Setup of job 1918:
## cordic_rot_top
module cordic_rot_top (
    input logic clk,
    input logic rst_n,
    input logic in_valid,
    output logic in_ready,
    input logic signed [15:0] x_start,
    input logic signed [15:0] y_start,
    input logic signed [31:0] angle,
    output logic out_valid,
    input logic out_ready,
    output logic signed [15:0] cosine,
    output logic signed [15:0] sine
);
    cordic_rotator #(
        .XY_W(16),
        .ANGLE_W(32),
        .ITER(16),
        .GUARD(3),
        .GAIN_COMP(1)
    ) u_rot (
        .clk(clk),
        .rst_n(rst_n),
        .in_valid(in_valid),
        .in_ready(in_ready),
        .x_start(x_start),
        .y_start(y_start),
        .angle(angle),
        .out_valid(out_valid),
        .out_ready(out_ready),
        .cosine(cosine),
        .sine(sine)
    );
endmodule
For scale: ~13000 cells after synthesis, about 100 I/O pins, about 110000 um^2 of cells after synthesis.
make LEC_CHECK=0 CAP_MARGIN=20 CELL_PAD_IN_SITES_DETAIL_PLACEMENT=0 CORE_MARGIN=2 CORE_UTILIZATION=72 GPL_TIMING_DRIVEN=1 PLACE_DENSITY_LB_ADDON=0.23 SETUP_SLACK_MARGIN=1.54 SLEW_MARGIN=20 TNS_END_PERCENT=75 finish   # period 6.81 ns
run.sh (not shown) runs the stock make flow with config.mk's settings and CLKGATE_MAP_FILE=.
[job 1918] flow finished | final checks: failed | reasons: setup timing
Here is what was changed in the inputs of job 8646 compared with job 1918.
- PLACE_DENSITY_LB_ADDON: 0.23 -> unset
- GPL_TIMING_DRIVEN: 1 -> unset
- TNS_END_PERCENT: 75 -> unset
- SETUP_SLACK_MARGIN: 1.54 -> unset
- CELL_PAD_IN_SITES_DETAIL_PLACEMENT: 0 -> unset
- CORE_UTILIZATION: 72 -> 40
- the clock period (ns, I/O delays scaled along): 6.81 -> 8.39
Between job 8646 and job 1918, the difference in number of hold buffers added after CTS is negligible. On wire length of the first global-routing pass, job 1918 loses to job 8646. Having completed the whole flow, job 8646 delivered a layout that passed the timing, DRC and antenna checks. Looking at total die size, job 8646 sits 79% higher than job 1918 does. Job 8646 vs job 1918: critical path depth up. Compared with job 1918, job 8646 shows a lower global-route usage. In the tables for job 8646 and job 1918, cell area reads higher with job 8646. Diff job 1918 -> job 8646: area overhead of the layout relative to synthesis has increased; first-iteration DRC count has decreased.
Inputs modified between job 8646 and job 3349:
- an added ABC_AREA of 1
- an added PLACE_DENSITY_LB_ADDON of 0.21
- a change of CORE_UTILIZATION from 40 to 72
- an added CTS_CLUSTER_SIZE of 13
- a change of the clock period (ns, I/O delays scaled along) from 8.39 to 5.81
--- outcome ---
What job 3349 reported for count of placed standard cells including taps has to be multiplied by 0.76 to get the figure for job 8646. The total number of cells along the worst setup path of job 3349 falls short of that of job 8646 by 7. The average size of a mapped cell of job 3349 falls short of that of job 8646 by 1.7 um^2. Sort job 3349 and job 8646 by number of distinct standard cells referenced by the synthesized netlist, ascending, and job 3349 comes first. Design area (job 3349 vs. job 8646) increases by more than 10%. Diff job 8646 -> job 3349: share of async-settable or async-resettable flops after synthesis stayed essentially flat; count of placed standard cells in the final layout, fillers left out moved up; part of the cycle the worst path needs now larger. The final report for job 3349 shows a completed flow and a layout that fails verification, specifically setup timing.
### job 3349 -> job 4059
- a change of CTS_CLUSTER_SIZE from 13 to 23
- a deleted PLACE_DENSITY_LB_ADDON that had been 0.21
- a deleted ABC_AREA that had been 1
- a change of the clock period (ns, I/O delays scaled along) from 5.81 to 6.07
Notes after the runs:
Each of job 3349 and job 4059 falls short of a clean finish.
Job 4059 ran in full, but the layout does not pass; the checks complain about setup timing.
Job 3349 finished all stages; layout check result: FAIL, due to setup timing.
Delta (job 4059 minus job 3349): die area down 26000 um^2, area after synthesis down about 15%.
Looking at global-route wire length before repair across both flows, job 4059 is the stronger of the two, with job 3349 trailing.
What job 3349 reported for width of the die has to be multiplied by 0.923 to get the figure for job 4059.
Taking job 3349 as the reference, in job 4059 met3 routed wirelength has decreased; critical-path maximum fanout has increased.
Job 4059 vs job 3349, top logic cell family in the synthesized netlist: AND-OR/OR-AND gates vs simple AND/OR/NAND/NOR gates
Compared with job 3349, job 4059 has less setup slack.
The core of job 4059 is less densely filled than that of job 3349.
For met1 layer wirelength in the final routing, dividing the value from job 4059 by the value from job 3349 gives 0.77.
[compare] base=job 3349 new=job 4059: cell total after placement saw a decrease.
Edits applied to the flow inputs when going from job 4059 to job 5372:
- CTS_CLUSTER_DIAMETER now 355, previously not set
- CTS_CLUSTER_SIZE now 20, was 23
- PLACE_DENSITY_LB_ADDON now 0.25, previously not set
- SLEW_MARGIN now 35, was 20
- the clock period (ns, I/O delays scaled along) now 3.24, was 6.07
--- outcome ---
Job 5372: it failed with a tool error in 5_1_grt, so there are no final results. Re number of levels in the clock H-tree: job 5372 and job 4059 aren't equal, and the lower value belongs to job 5372. Delta (job 5372 minus job 4059): die outline height did not really move; multiplexer fraction of the synthesized cell area did not really move; placed instance area went up. In the reports for job 5372 and job 4059, the larger global placement routability congestion belongs to job 5372. Looking at post-place setup slack across both flows, job 5372 is the weaker of the two, with job 4059 ahead. Against job 4059, job 5372 comes in about 11% higher on cell count after placement. Against job 4059 as the reference, job 5372 delivers a higher half-perimeter wire length of the detailed placement result. Job 5372 against job 4059: buffers inserted during post-CTS setup optimization higher; number of nets produced by synthesis roughly the same; aoi/oai-family share of the synthesized area roughly the same.

========
cordic_rot_top again, from the RTL that the note above started with.
Settings: LEC_CHECK=0, CAP_MARGIN=20, CELL_PAD_IN_SITES_DETAIL_PLACEMENT=0, CORE_ASPECT_RATIO=1.54, CORE_MARGIN=2, CORE_UTILIZATION=55, GPL_TIMING_DRIVEN=0, HOLD_SLACK_MARGIN=0.05, PLACE_DENSITY=0.81, SLEW_MARGIN=25, TNS_END_PERCENT=75; clock period 4.65 ns.
The baseline finished but fails on setup timing.
Next try:
- CELL_PAD_IN_SITES_DETAIL_PLACEMENT: 0 -> not set
- CORE_ASPECT_RATIO: 1.54 -> 0.61
- CORE_UTILIZATION: 55 -> 40
- HOLD_SLACK_MARGIN: 0.05 -> not set
- MAX_ROUTING_LAYER: not set -> met4
- PLACE_DENSITY: 0.81 -> not set
- SLEW_MARGIN: 25 -> 20
- TNS_END_PERCENT: 75 -> not set
- clock period: 4.65 -> 8.5 ns (I/O delays scaled with it)
What happened: Now the flow completed without violations; first-iteration DRC count goes up by 76%; utilization goes down by 16 points; critical path depth goes down by 1; global-route usage goes down by 9.9 points; routed wire length goes up by 0.73%; worst setup slack gets better by 3.0 ns; sequential cell count does not change; non-clock buffer count goes down by 32; cell area goes up by 0.62%.

========
v8:
Starting RTL as in the previous note.
==> flow/config.mk <==
export PLATFORM = sky130hd
export DESIGN_NAME = cordic_rot_top
export DESIGN_NICKNAME = cordic_rot_top
export VERILOG_FILES = /design/flow/design.v
export SDC_FILE = /design/flow/constraint.sdc
export NUM_CORES = 4
export LEC_CHECK = 0
export CAP_MARGIN = 15
export CORE_MARGIN = 2
export CORE_UTILIZATION = 72
export SETUP_SLACK_MARGIN = 1.45
export SLEW_MARGIN = 20
==> flow/constraint.sdc <==
create_clock -name core_clock -period 5.94 [get_ports {clk}]
set_input_delay 1.1880 -clock core_clock [delete_from_list [all_inputs] [get_ports {clk}]]
set_output_delay 1.1880 -clock core_clock [all_outputs]
set_load 0.01 [all_outputs]
Status v8: flow complete, layout not clean - setup timing
The inputs of v37 differ from those of v8 as listed below.
- SETUP_SLACK_MARGIN removed (was 1.45)
- CAP_MARGIN changed from 15 to 20
- CORE_UTILIZATION changed from 72 to 40
- the clock period (ns, I/O delays scaled along) changed from 5.94 to 8.5
Results
No stage failed in v37, and the final checks on the layout all came back clean. Clock insertion delay at the later pin of the skew report for v37: 0.02 ns up relative to v8. Taking v8 as the reference, in v37 placement-stage cell area ~0 delta, cell area -0.68%. Via-per-instance ratio (v37 / v8): 0.824. Number of buffers added for setup after CTS, v37 and v8: larger value in v8. Cells: v37 has more instances than v8. v37: average detailed-routed wire length per instance is 18% lower than what v8 reported. Compared to v8, v37 shows a wider setup margin. Utilization (v37 over v8): decrease, 36 points.
Setup changes, v37 to v52
- MAX_ROUTING_LAYER newly set to met4
- ABC_AREA newly set to 1
- CORE_ASPECT_RATIO newly set to 0.61
- SLEW_MARGIN changed from 20 to 30
- GPL_TIMING_DRIVEN newly set to 0
- CTS_CLUSTER_DIAMETER newly set to 68
Results
- Count of cell instances traversed by the critical path in v52 is 15% lower than in v37
- When v52 is set beside v37, its number of logic gates turns out to be 4,520 larger.
- Of v37 and v52, the higher pin count of the biggest net entering global routing belongs to v37.
diff inputs: v52 => v11
- TNS_END_PERCENT: unset -> 30
- MAX_ROUTING_LAYER: met4 -> unset
- ABC_AREA: 1 -> unset
- CORE_ASPECT_RATIO: 0.61 -> 0.5
- GPL_TIMING_DRIVEN: 0 -> unset
- CTS_CLUSTER_DIAMETER: 68 -> 387
- CTS_CLUSTER_SIZE: unset -> 100
- SLEW_MARGIN: 30 -> 20
- GPL_ROUTABILITY_DRIVEN: unset -> 0
- CELL_PAD_IN_SITES_GLOBAL_PLACEMENT: unset -> 2
- CORE_UTILIZATION: 40 -> 57
## What came out
Diff v11 and v52: starting density of the core higher in v11
Taking v52 as the reference, in v11 xor and xnor fraction of the mapped netlist area rose by 4.9 points, simple-gate share of the synthesized area fell by 14 points.
For the area of the core region, v11 came in 130,000 sq um lower than v52 did.
Number of cells in Yosys stat, v11 vs v52: down by more than a quarter
Of v52 and v11, just one finished clean: v52.
v11: GPL-0301 in 3_1_place_gp_skip_io -> run aborted
v52 ended up with simple AND/OR/NAND/NOR gates as its biggest combinational cell group after synthesis; v11 ended up with AND-OR/OR-AND gates.
Diff v52 -> v11: mean post-synth cell area went up by about 26%; height of the die went down by about 30%.

========
## run A
The RTL this note starts from:
==> flow/design.v <==
package cordic_pkg;
    localparam int XY_W = 16;
    localparam int ANGLE_W = 32;
    localparam int MAX_ITER = 32;  
    localparam logic signed [31:0] ANG_PI = 32'sh8000_0000;
    localparam logic signed [31:0] ANG_PI_2 = 32'sh4000_0000;
    localparam logic signed [15:0] KINV_Q15 = 16'sd19898;  
    localparam int KINV_SHIFT = 15;
    localparam real PI = 3.14159265358979323846;
    function automatic logic signed [MAX_ITER-1:0] atan_lut(input int unsigned idx);
        case (idx)
          0: atan_lut = 32'sh2000_0000;
          1: atan_lut = 32'sh12E4_051D;
          2: atan_lut = 32'sh09FB_385B;
          3: atan_lut = 32'sh0511_11D4;
          4: atan_lut = 32'sh028B_0D43;
          5: atan_lut = 32'sh0145_77E1;
          6: atan_lut = 32'sh00A2_EC1E;
          7: atan_lut = 32'sh0051_F155;
          8: atan_lut = 32'sh0028_F953;
          9: atan_lut = 32'sh0014_7E6E;
          10: atan_lut = 32'sh000A_7CC8;
          11: atan_lut = 32'sh0005_3E64;
          12: atan_lut = 32'sh0002_9F32;
          13: atan_lut = 32'sh0001_4F99;
          14: atan_lut = 32'sh0000_A7CC;
          15: atan_lut = 32'sh0000_53E6;
          default: atan_lut = 32'sd0;
        endcase
    endfunction
endpackage
module cordic_stage #(
    parameter int XYI = 19,
    parameter int ANGLE_W = 32,
    parameter int I = 0,
    parameter logic MODE = 1'b0  
)(
    input logic clk,
    input logic rst_n,
    input logic ce,
    input logic signed [XYI:0] x_in,
    input logic signed [XYI:0] y_in,
    input logic signed [ANGLE_W-1:0] z_in,
    output logic signed [XYI:0] x_out,
    output logic signed [XYI:0] y_out,
    output logic signed [ANGLE_W-1:0] z_out
);
    typedef enum logic {MODE_ROT = 1'b0, MODE_VEC = 1'b1} cordic_mode_e;
    logic signed [XYI:0] x_shr;
    logic signed [XYI:0] y_shr;
    logic signed [ANGLE_W-1:0] atan_i;
    logic dir;
    always_comb begin
        x_shr = x_in >>> I;
        y_shr = y_in >>> I;
        atan_i = $signed(cordic_pkg::atan_lut(I));
        dir = (MODE == MODE_ROT) ? z_in[ANGLE_W-1] : y_in[XYI];
    end
    always_ff @(posedge clk or negedge rst_n) begin
        if (!rst_n) begin
            x_out <= '0;
            y_out <= '0;
            z_out <= '0;
        end else if (ce) begin
            if (MODE == MODE_ROT) begin
                x_out <= dir ? (x_in + y_shr) : (x_in - y_shr);
                y_out <= dir ? (y_in - x_shr) : (y_in + x_shr);
                z_out <= dir ? (z_in + atan_i) : (z_in - atan_i);
            end else begin
                x_out <= dir ? (x_in - y_shr) : (x_in + y_shr);
                y_out <= dir ? (y_in + x_shr) : (y_in - x_shr);
                z_out <= dir ? (z_in - atan_i) : (z_in + atan_i);
            end
        end
      end
endmodule
module cordic_preproc #(
  parameter int XY_W = 16,
  parameter int XYI = 19,
  parameter int ANGLE_W = 32
)(
  input logic clk,
  input logic rst_n,
  input logic ce,
  input logic load,
  input logic signed [XY_W-1:0] x_in,
  input logic signed [XY_W-1:0] y_in,
  input logic [ANGLE_W-1:0] angle_in,
  output logic signed [XYI:0] x0,
  output logic signed [XYI:0] y0,
  output logic signed [ANGLE_W-1:0] z0
);
  logic signed [ANGLE_W-1:0] ang_s;
  logic [1:0] quadrant;
  logic signed [XYI:0] x_ext, y_ext;
  always_comb begin
    ang_s = $signed(angle_in);
    quadrant = ang_s[ANGLE_W-1 -: 2];
    x_ext = {{(XYI-XY_W+1){x_in[XY_W-1]}}, x_in};
    y_ext = {{(XYI-XY_W+1){y_in[XY_W-1]}}, y_in};
  end
  always_ff @(posedge clk or negedge rst_n) begin
    if (!rst_n) begin
      x0 <= '0;
      y0 <= '0;
      z0 <= '0;
    end else if (ce) begin
      if (load) begin
        unique case (quadrant)
          2'b00, 2'b11: begin
            x0 <= x_ext;
            y0 <= y_ext;
            z0 <= ang_s;
          end
          2'b01: begin
            x0 <= -y_ext;
            y0 <= x_ext;
            z0 <= ang_s - $signed(cordic_pkg::ANG_PI_2);
          end
          2'b10: begin
            x0 <= y_ext;
            y0 <= -x_ext;
            z0 <= ang_s + $signed(cordic_pkg::ANG_PI_2);
          end
        endcase
      end
    end
  end
endmodule
module cordic_rotator #(
    parameter int XY_W = 16,
    parameter int ANGLE_W = 32,
    parameter int ITER = 16,
    parameter int GUARD = 3,
    parameter int GAIN_COMP = 0
)(
    input logic clk,
    input logic rst_n,
    input logic in_valid,
    output logic in_ready,
    input logic signed [XY_W-1:0] x_start,
    input logic signed [XY_W-1:0] y_start,
    input logic signed [ANGLE_W-1:0] angle,
    output logic out_valid,
    input logic out_ready,
    output logic signed [XY_W-1:0] cosine,
    output logic signed [XY_W-1:0] sine
);
    logic stall;
    logic accept;
    assign stall = out_valid && !out_ready;
    assign in_ready = !stall;
    assign accept = in_valid && in_ready;
    logic [ITER:0] vld;
    always_ff @(posedge clk or negedge rst_n) begin
        if (!rst_n) begin
            vld <= '0;
        end else if (!stall) begin
            vld <= {vld[ITER-1:0], accept};
        end
    end
    assign out_valid = vld[ITER];
    localparam int XYI = XY_W + GUARD;
    logic signed [XYI:0] x0;
    logic signed [XYI:0] y0;
    logic signed [ANGLE_W-1:0] z0;
    cordic_preproc #(
        .XY_W(XY_W),
        .XYI(XYI),
        .ANGLE_W(ANGLE_W)
    ) u_preproc (
        .clk(clk),
        .rst_n(rst_n),
        .ce(!stall),
        .load(accept),
        .x_in(x_start),
        .y_in(y_start),
        .angle_in(angle),
        .x0(x0),
        .y0(y0),
        .z0(z0)
    );
    logic signed [XYI:0] x_pipe [0:ITER];
    logic signed [XYI:0] y_pipe [0:ITER];
    logic signed [ANGLE_W-1:0] z_pipe [0:ITER];
    assign x_pipe[0] = x0;
    assign y_pipe[0] = y0;
    assign z_pipe[0] = z0;
    genvar i;
    generate
        for (i = 0; i < ITER; i++) begin : STG
            cordic_stage #(
                .XYI(XYI),
                .ANGLE_W(ANGLE_W),
                .I(i),
                .MODE(1'b0) 
            ) u_stage (
                .clk(clk),
                .rst_n(rst_n),
                .ce(!stall),
                .x_in(x_pipe[i]),
                .y_in(y_pipe[i]),
                .z_in(z_pipe[i]),
                .x_out(x_pipe[i+1]),
                .y_out(y_pipe[i+1]),
                .z_out(z_pipe[i+1])
            );
         end
    endgenerate
    logic signed [XYI:0] cos_raw, sin_raw;
    assign cos_raw = x_pipe[ITER];
    assign sin_raw = y_pipe[ITER];
    localparam int MULT_W = (XYI+1) + 16;
    logic signed [MULT_W-1:0] cos_prod, sin_prod;
    logic signed [XYI:0] cos_sc, sin_sc;
    always_comb begin
        cos_prod = $signed(cos_raw) * $signed(cordic_pkg::KINV_Q15);
        sin_prod = $signed(sin_raw) * $signed(cordic_pkg::KINV_Q15);
        cos_sc = $signed(cos_prod >>> cordic_pkg::KINV_SHIFT);
        sin_sc = $signed(sin_prod >>> cordic_pkg::KINV_SHIFT);
    end
    logic signed [XYI:0] cos_sel, sin_sel;
    always_comb begin
      if (GAIN_COMP) begin
        cos_sel = cos_sc;
        sin_sel = sin_sc;
      end else begin
        cos_sel = cos_raw;
        sin_sel = sin_raw;
      end
    end
    assign cosine = cos_sel[XY_W-1:0];
    assign sine = sin_sel[XY_W-1:0];
endmodule
module cordic_rot_top (
    input logic clk,
    input logic rst_n,
    input logic in_valid,
    output logic in_ready,
    input logic signed [15:0] x_start,
    input logic signed [15:0] y_start,
    input logic signed [31:0] angle,
    output logic out_valid,
    input logic out_ready,
    output logic signed [15:0] cosine,
    output logic signed [15:0] sine
);
    cordic_rotator #(
        .XY_W(16),
        .ANGLE_W(32),
        .ITER(16),
        .GUARD(3),
        .GAIN_COMP(1)
    ) u_rot (
        .clk(clk),
        .rst_n(rst_n),
        .in_valid(in_valid),
        .in_ready(in_ready),
        .x_start(x_start),
        .y_start(y_start),
        .angle(angle),
        .out_valid(out_valid),
        .out_ready(out_ready),
        .cosine(cosine),
        .sine(sine)
    );
endmodule
Settings: LEC_CHECK=0, CAP_MARGIN=5, CELL_PAD_IN_SITES_GLOBAL_PLACEMENT=1, CORE_MARGIN=2, CORE_UTILIZATION=40, CTS_CLUSTER_DIAMETER=50, MAX_ROUTING_LAYER=met4, MIN_ROUTING_LAYER=met1, PLACE_DENSITY_LB_ADDON=0.13, SETUP_SLACK_MARGIN=-0.36, SLEW_MARGIN=20; clock period 8.86 ns.
Run A finished every stage; the final checks, however, were not passed, the failures being negative setup slack.
Input changes introduced in run B (baseline for comparison: run A):
- CORE_UTILIZATION now 63, was 40
- CELL_PAD_IN_SITES_GLOBAL_PLACEMENT no longer set, was 1
- MIN_ROUTING_LAYER no longer set, was met1
- CTS_CLUSTER_DIAMETER no longer set, was 50
- SETUP_SLACK_MARGIN no longer set, was -0.36
- CAP_MARGIN now 20, was 5
- PLACE_DENSITY_LB_ADDON no longer set, was 0.13
- MAX_ROUTING_LAYER no longer set, was met4
- the clock period (ns, I/O delays scaled along) now 8.39, was 8.86
- Placed standard-cell area (higher): run A
- In run B, the share of cell area taken by multi-input logic gates came out 1.9 points above the value in run A.
- On peak per-stage delay on the critical path: run B sits below run A.
- [flow] run B | stages: complete | final checks: fail | reason: negative setup slack
- On post-cts gate resize count: run B sits above run A.
- Row final cell count: run B lower / run A higher
- Changes observed in run B relative to run A: arrival time at the worst endpoint decreased 0.37 ns, final area dropped about 2.5%, final setup slack of the worst path did not really move.
What run C does differently from run B at the input level:
- swapping 20 for 15 in CAP_MARGIN
- putting CTS_CLUSTER_DIAMETER at 27 where nothing was set
- putting CTS_CLUSTER_SIZE at 43 where nothing was set
- swapping 63 for 72 in CORE_UTILIZATION
- putting SETUP_SLACK_MARGIN at 1.36 where nothing was set
- swapping 8.39 for 7.06 in the clock period (ns, I/O delays scaled along)
Findings:
In run C the implementation ran to completion but is not tape-out ready, as the final checks report negative setup slack. Higher die area among run B and run C: run B. The final reports for run C and run B show logic share of the area lower in the former. The run with more setup slack is run B; run C has less. Cmp run B and run C / pre-CTS setup slack / lower: run C. Comparing run B and run C, total global-route track usage is lower on run B. Of run B and run C, run C shows the lower setup TNS, with run B above it.
> inputs changed (run C -> run D)
- ABC_AREA newly set to 1
- SETUP_SLACK_MARGIN removed (was 1.36)
- CTS_CLUSTER_SIZE removed (was 43)
- CAP_MARGIN changed from 15 to 20
- CTS_CLUSTER_DIAMETER removed (was 27)
- PLACE_DENSITY_LB_ADDON newly set to 0.2
- the clock period (ns, I/O delays scaled along) changed from 7.06 to 5.94
==> results <==
- Run D -> stages 100% | layout checks FAIL | negative setup slack
- The lower number of well taps came out of run C.
- First-iteration DRC count up 4,862 in run D wrt run C
- On largest driver fanout on the critical path: run D sits below run C.
#### Input delta (run E over run D)
- a deleted PLACE_DENSITY_LB_ADDON that had been 0.2
- a deleted ABC_AREA that had been 1
- an added CTS_CLUSTER_DIAMETER of 79
- an added SETUP_SLACK_MARGIN of 1.47
- a change of the clock period (ns, I/O delays scaled along) from 5.94 to 4.99
==> results <==
Not one of run D and run E finished clean. Run D: flow complete, layout not clean; failing: negative setup slack. Run E ran in full, but the layout does not pass; the checks complain about negative setup slack. The run showing the smaller average cell area after synthesis is run D. Fraction of area in registers in run E is 2.5 points higher than in run D. The first-pass GRT wire length number comes out lower for run E vs run D. Top logic cell family in the synthesized netlist: AND-OR/OR-AND gates -> run E, simple AND/OR/NAND/NOR gates -> run D. Critical path depth (higher): run D. Compared with run D, in run E hold slack shrank by 0.15 ns, detailed-routed wire length on met2 shrank by 18 mm, area added between synthesis and finish grew by 6.6 points. Run E against run D: share of the core filled with cells in the final layout went up 4.9 points.
Modified inputs, run F compared to run E
- SETUP_SLACK_MARGIN: 1.47 -> -0.42
- CTS_CLUSTER_DIAMETER: 79 -> 154
- CAP_MARGIN: 20 -> 15
- the clock period (ns, I/O delays scaled along): 4.99 -> 5.94
### Flow results
- None of the runs run F and run E ends with a clean layout.
- Run F completed end to end; final checks failed (negative setup slack).
- Global-route usage delta for run F relative to run E: 2.7 points lower
- [compare] base=run E new=run F: met1 wire length dropped about 7%; count of clock-buffer cells in the layout rose 13; tightest hold margin saw an increase.
- Of run F and run E, it is run F that has the lower placer congestion estimate.
